## xenon
==> flow/design.v (excerpt) <==
module ahb (
            hclk
           ,hresetn
           ,htrans
           ,haddr
           ,hwdata
           ,hready_in
           ,hsel
           ,hwrite
           ,hsize
           ,hresp
           ,hready_out
           ,hrdata
           ,frame_num    
           ,sample_in_frame
           ,com_2_ovl
           ,max_point_fft_core
           ,alpha
           ,quarter
           ,fft_num
           ,fft_stage_number
           ,mel_num
           ,cep_num
           ,trigger
           );
clock: 6.49 ns
lec_check: 0
cap_margin: 0
core_margin: 2
core_utilization: 66
cts_cluster_diameter: 102
slew_margin: 20
run.sh (not shown) runs the stock make flow with config.mk's settings and CLKGATE_MAP_FILE=.
No stage failed in xenon, and the final checks on the layout all came back clean.
Modified inputs, nickel compared to xenon
Settings: putting CTS_CLUSTER_SIZE at 32 where nothing was set; clearing CTS_CLUSTER_DIAMETER, which used to be 102; swapping 0 for 20 in CAP_MARGIN; swapping 66 for 68 in CORE_UTILIZATION; swapping 6.49 for 2.47 in the clock period (ns, I/O delays scaled along).
Notes after the runs:
nickel: DPL-0038 in 4_1_cts -> run aborted. Going from xenon to nickel, die boundary width now smaller, floorplan die area fell by 720 um2. nickel ends up with a HPWL after detailed placement that is 28% higher than in xenon.
Here is what was changed in the inputs of quartz compared with nickel.
Settings: changing CORE_UTILIZATION from 68 to 67; setting SETUP_SLACK_MARGIN to -0.25 for the first time; setting CTS_CLUSTER_DIAMETER to 363 for the first time.
Results
Between quartz and nickel, the estimated wirelength of the detail-placed design is higher for nickel.
Number of placement rows: quartz higher than nickel
Delta (quartz minus nickel): cell total in the yosys stat output held; floorplan die height shows an increase of about 0.7%; width of the chip up 1.1 um; mapped cell area has remained practically unchanged; initial core utilization shrank by 1.7 points.
nickel → quartz: core outline area moved up; instance area after placement moved up; die area moved up.
Final checks on quartz, whose flow otherwise completed, came back failing, citing setup timing.
#### Input delta (amber over quartz)
Settings: clearing SETUP_SLACK_MARGIN, which used to be -0.25; clearing CTS_CLUSTER_DIAMETER, which used to be 363; swapping 67 for 61 in CORE_UTILIZATION.
Results
To summarise amber: no stage aborted, but the layout did not pass its checks, failing on setup timing. Looking at highest metal layer with signal wires, the met5 result is from amber; the met4 one comes from quartz. Re post-cts gate resize count: quartz and amber aren't equal, and the higher value belongs to amber. Of quartz and amber, the higher final instance area belongs to amber. amber against quartz: first-iteration DRC count higher; pin count of the biggest net entering global routing lower. amber vs quartz — area enclosed by the die boundary rose 9.6%. Delta (amber minus quartz): total power of the final layout saw an increase; sum of routed wire length over all layers saw an increase; worst setup margin dropped 88 ps; global-route wire length before repair went down. Maximum clock rate (amber vs. quartz) decreases by a few percent.
Modified inputs, zinc compared to amber
Settings: CORE_UTILIZATION: 61 -> 56; CTS_CLUSTER_SIZE: 32 -> 36.
==> results <==
The final reports for zinc and amber show met2 global-route usage lower in the former.
Final hold slack ended up 14 ps lower on zinc than on amber.
Fmax (higher): zinc
Every stage of zinc finished as expected; the final checks, on the other hand, flagged setup timing, which means the layout fails.
Edits applied to the flow inputs when going from zinc to maple:
Settings: PLACE_DENSITY now 0.65, previously not set; CTS_CLUSTER_SIZE now 34, was 36; ABC_AREA now 0, previously not set; CORE_UTILIZATION now 70, was 56; TNS_END_PERCENT now 80, previously not set; CORE_MARGIN now 3, was 2; CELL_PAD_IN_SITES_DETAIL_PLACEMENT now 0, previously not set.
==> comparison <==
maple vs. zinc: global placement routability congestion shows an increase of 0.039; simple logic cell fraction of the synthesized area was more or less identical; setup slack after placement shows a reduction of 150 ps; flop and latch count out of synthesis was more or less identical; estimated wirelength of the detail-placed design +25%. Stage in which a tool error killed maple: 4_1_cts.


ahb again, from the RTL that the note above started with.
Settings: LEC_CHECK=0, ABC_AREA=1, CAP_MARGIN=20, CORE_MARGIN=2, CORE_UTILIZATION=68, CTS_CLUSTER_SIZE=36, GPL_ROUTABILITY_DRIVEN=0, HOLD_SLACK_MARGIN=0.29, SETUP_SLACK_MARGIN=0.69, SLEW_MARGIN=20; clock period 2.47 ns.
The baseline ended with an error in clock tree synthesis (DPL-0033).
Rerun with:
--- a/flow/config.mk
+++ b/flow/config.mk
@@ -10,7 +10,5 @@
 export CORE_MARGIN = 2
-export CORE_UTILIZATION = 68
-export CTS_CLUSTER_SIZE = 36
-export GPL_ROUTABILITY_DRIVEN = 0
-export HOLD_SLACK_MARGIN = 0.29
-export SETUP_SLACK_MARGIN = 0.69
+export CORE_UTILIZATION = 59
+export CTS_CLUSTER_SIZE = 53
+export SETUP_SLACK_MARGIN = 0.65
 export SLEW_MARGIN = 20
Outcome:
- With this change the flow never finished: it broke off in global routing
- synthesized cell count stays the same
- die size rose by 15%
- area after synthesis does not change
Rerun with:
--- a/flow/config.mk
+++ b/flow/config.mk
@@ -9,6 +9,8 @@
 export CAP_MARGIN = 20
-export CORE_MARGIN = 2
+export CELL_PAD_IN_SITES_DETAIL_PLACEMENT = 0
+export CORE_MARGIN = 3
 export CORE_UTILIZATION = 59
-export CTS_CLUSTER_SIZE = 53
-export SETUP_SLACK_MARGIN = 0.65
+export CTS_CLUSTER_SIZE = 68
+export PLACE_DENSITY = 0.65
 export SLEW_MARGIN = 20
+export TNS_END_PERCENT = 80
The new run finished with timing, DRC and antenna clean.
Synthesized cell count does not change.
Area after synthesis is unchanged.
Die size grows by a few percent.
Rerun with:
--- a/flow/config.mk
+++ b/flow/config.mk
@@ -7,7 +7,7 @@
 export LEC_CHECK = 0
-export ABC_AREA = 1
+export ABC_AREA = 0
 export CAP_MARGIN = 20
 export CELL_PAD_IN_SITES_DETAIL_PLACEMENT = 0
-export CORE_MARGIN = 3
-export CORE_UTILIZATION = 59
+export CORE_MARGIN = 2
+export CORE_UTILIZATION = 65
 export CTS_CLUSTER_SIZE = 68
=>
- With this change the flow did not get past clock tree synthesis, error DPL-0033
- synthesized area is lower by 3.1%
- die size is lower by 14%
- synthesized cell count is lower by about 50%


Starting RTL as in the previous note.
Settings: LEC_CHECK=0, CAP_MARGIN=20, CELL_PAD_IN_SITES_GLOBAL_PLACEMENT=3, CORE_ASPECT_RATIO=1.69, CORE_MARGIN=2, CORE_UTILIZATION=40, GPL_TIMING_DRIVEN=0, MIN_ROUTING_LAYER=met2, PLACE_DENSITY_LB_ADDON=0.2, SLEW_MARGIN=20; clock period 10.0 ns.
==> next run, changes <==
Settings changed: CELL_PAD_IN_SITES_GLOBAL_PLACEMENT 3 to default, CORE_ASPECT_RATIO 1.69 to default, GPL_TIMING_DRIVEN 0 to default, MIN_ROUTING_LAYER met2 to default, PLACE_DENSITY_LB_ADDON 0.2 to default, SETUP_SLACK_MARGIN from default to 0.92.
Clock period 10.0 ns to 4.44 ns, I/O delays scaled along.
The changed run produced a clean layout.
Sequential cell count stays the same.
Worst hold slack loses 0.084 ns.
Combinational power climbs by well over a third.
Global-route usage falls by 19 points.
Worst setup slack got worse by 3.2 ns.
Wire length shrinks by about a fifth.
==> next run, changes <==
Settings changed: SETUP_SLACK_MARGIN 0.92 to default.
Clock period 4.44 ns to 10.0 ns, I/O delays scaled along.
=> Utilization hardly moves. Via count barely changes. Critical path depth came out higher by 1. Sequential power came out lower by 56%.
==> next run, changes <==
Settings changed: CELL_PAD_IN_SITES_GLOBAL_PLACEMENT from default to 3, CORE_ASPECT_RATIO from default to 1.69, CORE_UTILIZATION 40 to 71, CTS_CLUSTER_SIZE from default to 51, GPL_TIMING_DRIVEN from default to 0, HOLD_SLACK_MARGIN from default to 0.25, MIN_ROUTING_LAYER from default to met2, PLACE_DENSITY_LB_ADDON from default to 0.17.
=> This time the run aborted during 3_1_place_gp_skip_io (FLW-0024). Synthesized area stays the same. Die area drops by 43%. Synthesized cell count does not change.


== job 7518 ==
ahb again, from the RTL that the note above started with.
==> flow/config.mk <==
export PLATFORM = sky130hd
export DESIGN_NAME = ahb
export DESIGN_NICKNAME = ahb
export VERILOG_FILES = /design/flow/design.v
export SDC_FILE = /design/flow/constraint.sdc
export NUM_CORES = 4
export LEC_CHECK = 0
export CAP_MARGIN = 20
export CORE_MARGIN = 9
export CORE_UTILIZATION = 40
export GPL_TIMING_DRIVEN = 1
export HOLD_SLACK_MARGIN = -0.05
export MIN_ROUTING_LAYER = met1
export PLACE_DENSITY_LB_ADDON = 0.16
export SETUP_SLACK_MARGIN = 2.03
export SLEW_MARGIN = 20
==> flow/constraint.sdc <==
create_clock -name core_clock -period 10.0 [get_ports {hclk}]
set_input_delay 2.0000 -clock core_clock [delete_from_list [all_inputs] [get_ports {hclk}]]
set_output_delay 2.0000 -clock core_clock [all_outputs]
set_load 0.01 [all_outputs]
Having completed the whole flow, job 7518 delivered a layout that passed the timing, DRC and antenna checks.
For job 9227, these inputs were changed with respect to job 7518:
- CORE_MARGIN changed from 9 to 2
- CORE_UTILIZATION changed from 40 to 66
- HOLD_SLACK_MARGIN removed (was -0.05)
- PLACE_DENSITY_LB_ADDON removed (was 0.16)
- SETUP_SLACK_MARGIN removed (was 2.03)
- GPL_TIMING_DRIVEN removed (was 1)
- MIN_ROUTING_LAYER removed (was met1)
- the clock period (ns, I/O delays scaled along) changed from 10.0 to 7.69
Findings:
In the flow results for job 7518 and job 9227, the global-route wire length before repair is larger on job 9227.
The higher total number of tap cells of job 7518 and job 9227 is in job 7518.
Number of endpoints with negative hold slack in the final report came out exactly the same in job 7518 and job 9227.
Lower count of clock-buffer cells in the layout among job 7518 and job 9227: job 9227
Between job 7518 and job 9227, the flow reports overall power of the completed layout increasing by more than a quarter.
Compared with job 7518, in job 9227 Yosys chip area comparable, register cell area after layout comparable, count of standard-cell rows now smaller.
From job 7518 to job 9227 the numbers moved as follows: power per cell area increased by 46 nW/um^2 relative to the old numbers; combinational share of cell area increased by 0.22 points relative to the old numbers.
## Diff of input files: job 648 against job 9227
- CORE_UTILIZATION now 40, was 66
- the clock period (ns, I/O delays scaled along) now 4.44, was 7.69
## What came out
- Worst hold slack is lower on job 648
- [compare] base=job 9227 new=job 648: instance count after placement with tap cells included went up; pin count of the biggest net entering global routing went down by 57; die outline area saw an increase; final wirelength shrank by about 2.8%; via count -1316.
[inputs] job 9015 vs job 648
- putting GPL_TIMING_DRIVEN at 0 where nothing was set
- putting MIN_ROUTING_LAYER at met2 where nothing was set
- swapping 4.44 for 10.0 in the clock period (ns, I/O delays scaled along)
- Taking job 648 as the reference, in job 9015 overall power after layout saw a decrease; total non-filler cell area in the finished layout saw an increase.
- The hold slack of job 9015 was superior to that of job 648.


ahb again, from the RTL that the note above started with.
==> flow/config.mk <==
export PLATFORM = sky130hd
export DESIGN_NAME = ahb
export DESIGN_NICKNAME = ahb
export VERILOG_FILES = /design/flow/design.v
export SDC_FILE = /design/flow/constraint.sdc
export NUM_CORES = 4
export LEC_CHECK = 0
export ABC_AREA = 1
export CAP_MARGIN = 20
export CORE_MARGIN = 2
export CORE_UTILIZATION = 59
export CTS_CLUSTER_SIZE = 93
export SETUP_SLACK_MARGIN = 0.64
export SLEW_MARGIN = 20
==> flow/constraint.sdc <==
create_clock -name core_clock -period 2.75 [get_ports {hclk}]
set_input_delay 0.5500 -clock core_clock [delete_from_list [all_inputs] [get_ports {hclk}]]
set_output_delay 0.5500 -clock core_clock [all_outputs]
set_load 0.01 [all_outputs]
Change:
- ABC_AREA: 1 -> not set
- CORE_UTILIZATION: 59 -> 58
- CTS_CLUSTER_SIZE: 93 -> not set
- SETUP_SLACK_MARGIN: 0.64 -> not set
- clock period: 2.75 -> 4.44 ns (I/O delays scaled with it)
=> Final area came out lower by about 5%; hold slack is worse by 72 ps; via count goes down by 31%; final cell count decreases by 38%; die area came out lower by 1.4%; clock power fell by about 40%; worst setup slack gains 510 ps; total power goes down by about 40%.
Change:
- ABC_AREA: not set -> 1
- CORE_UTILIZATION: 58 -> 62
- clock period: 4.44 -> 8.14 ns (I/O delays scaled with it)
Cell area increases by 1.8%.
Via count grows by 43%.
Non-clock buffer count drops by 12.
Total power goes down by 45%.
Sequential share of layout area went down by 0.74 points.
Global-route usage is higher by 7.5 points.
Change:
- ABC_AREA: 1 -> not set
- CORE_UTILIZATION: 62 -> 66
- clock period: 8.14 -> 4.51 ns (I/O delays scaled with it)
The new run produced a clean layout.
Non-clock buffer count rises by 20.
Die size falls by 8.7%.
Total power rises by about 80%.


Setup of build 35:
Starting RTL as in the previous note.
export LEC_CHECK = 0
export CAP_MARGIN = 20
export CELL_PAD_IN_SITES_DETAIL_PLACEMENT = 0
export CELL_PAD_IN_SITES_GLOBAL_PLACEMENT = 3
export CORE_ASPECT_RATIO = 1.69
export CORE_MARGIN = 2
export CORE_UTILIZATION = 71
export CTS_CLUSTER_DIAMETER = 37
export CTS_CLUSTER_SIZE = 51
export GPL_TIMING_DRIVEN = 1
export HOLD_SLACK_MARGIN = 0.25
export MIN_ROUTING_LAYER = met2
export PLACE_DENSITY_LB_ADDON = 0.17
export SLEW_MARGIN = 30
create_clock -name core_clock -period 3.26 [get_ports {hclk}]
What ended build 35 was a tool error in 3_1_place_gp_skip_io; the run never finished.
For build 70, these inputs were changed with respect to build 35:
- swapping 37 for 400 in CTS_CLUSTER_DIAMETER
- swapping 30 for 20 in SLEW_MARGIN
- clearing HOLD_SLACK_MARGIN, which used to be 0.25
- clearing MIN_ROUTING_LAYER, which used to be met2
- putting ABC_AREA at 1 where nothing was set
- clearing CORE_ASPECT_RATIO, which used to be 1.69
- clearing GPL_TIMING_DRIVEN, which used to be 1
- swapping 71 for 70 in CORE_UTILIZATION
- clearing CELL_PAD_IN_SITES_GLOBAL_PLACEMENT, which used to be 3
- clearing CELL_PAD_IN_SITES_DETAIL_PLACEMENT, which used to be 0
- clearing PLACE_DENSITY_LB_ADDON, which used to be 0.17
- clearing CTS_CLUSTER_SIZE, which used to be 51
- swapping 3.26 for 2.75 in the clock period (ns, I/O delays scaled along)
Results
Build 70: GRT-0116 in 5_1_grt -> run aborted
Build 35 failed in 3_1_place_gp_skip_io with FLW-0024.
On compound-cell area share of the yosys netlist: build 70 sits below build 35.
Against build 35, build 70 reports a overall die area that is higher.
[compare] base=build 35 new=build 70: average size of a mapped cell saw a decrease, multiplexer share of the synthesized area down 23 points, synthesized chip area reported by yosys went up about 3%, synthesized area now sits higher.
Relative to build 70, the following input files were edited for build 51:
- CTS_CLUSTER_DIAMETER: 400 -> 248
- CTS_CLUSTER_SIZE: unset -> 53
- ABC_AREA: 1 -> unset
- the clock period (ns, I/O delays scaled along): 2.75 -> 2.47
## What came out
Across both runs, placeable core region was lower for build 51 than for build 70.
Build 51 did not finish; a tool error ended it in 4_1_cts.
Relative to build 70, the total placed instance area of build 51 is higher by about 1.1%.
Changes observed in build 51 relative to build 70: post-synthesis sequential area ratio now larger; synthesized cell count now smaller.
Relative to build 51, the following input files were edited for build 89:
- CTS_CLUSTER_DIAMETER: 248 -> unset
- HOLD_SLACK_MARGIN: unset -> 0.29
- ABC_AREA: unset -> 1
- SETUP_SLACK_MARGIN: unset -> 0.58
- CORE_UTILIZATION: 70 -> 56
- CTS_CLUSTER_SIZE: 53 -> 36
### Flow results
- Build 89 ended with every stage complete and zero timing, DRC or antenna violations.
- Taking build 51 as the reference, in build 89 post-place instance area higher, number of placed cells counting well taps higher.
- Area of the die was lower in the run labelled build 51.
- The combined area of all synthesized cells in build 89 sits about 3% above the value recorded for build 51.
- Build 89 ends up with a post-synthesis instance total that is 1110 higher than in build 51.
- Build 89 has share of synthesized cell area in and-or and or-and compound cells below what build 51 had.


Setup of the baseline:
ahb again, from the RTL that the note above started with.
make LEC_CHECK=0 ABC_AREA=1 CAP_MARGIN=30 CELL_PAD_IN_SITES_DETAIL_PLACEMENT=1 CELL_PAD_IN_SITES_GLOBAL_PLACEMENT=3 CORE_ASPECT_RATIO=1.56 CORE_MARGIN=2 CORE_UTILIZATION=27 CTS_CLUSTER_SIZE=92 GPL_TIMING_DRIVEN=0 MAX_ROUTING_LAYER=met5 PLACE_DENSITY_LB_ADDON=0.25 SETUP_SLACK_MARGIN=-0.31 SLEW_MARGIN=30 TNS_END_PERCENT=25 finish   # period 3.94 ns
Looking at the reports, the baseline completed the entire flow and the layout it produced met the timing, DRC and antenna checks.
Edits applied to the flow inputs when going from the baseline to the candidate:
Settings: a change of PLACE_DENSITY_LB_ADDON from 0.25 to 0.23; a change of TNS_END_PERCENT from 25 to 80; a change of SLEW_MARGIN from 30 to 20; a change of CTS_CLUSTER_SIZE from 92 to 87; a deleted CELL_PAD_IN_SITES_GLOBAL_PLACEMENT that had been 3; a change of CELL_PAD_IN_SITES_DETAIL_PLACEMENT from 1 to 0; a change of CAP_MARGIN from 30 to 5.
Results
Taking the baseline as the reference point, the worst hold-check slack of the candidate falls by 0.11 ns. On the candidate: total power is 1.9% higher than what the baseline gave. The candidate vs the baseline on global routing met3 resource utilization: the candidate is the lower one. Relative to the baseline, power dissipated by switching net loads increased by about 1.2% in the candidate. The run showing the smaller length of routed met2 wiring is the candidate. The candidate vs. the baseline: via count went up by 138. The baseline: no failed stages, no open violations at the end. The candidate went all the way through synthesis, placement and routing and the layout is clean on timing, DRC and antenna. The candidate vs the baseline, transition time at the pin with the least slew margin went up by 0.040 ns. Post-layout instance area across the candidate and the baseline: no real change.
Power is estimated from default activity; no workload was simulated.
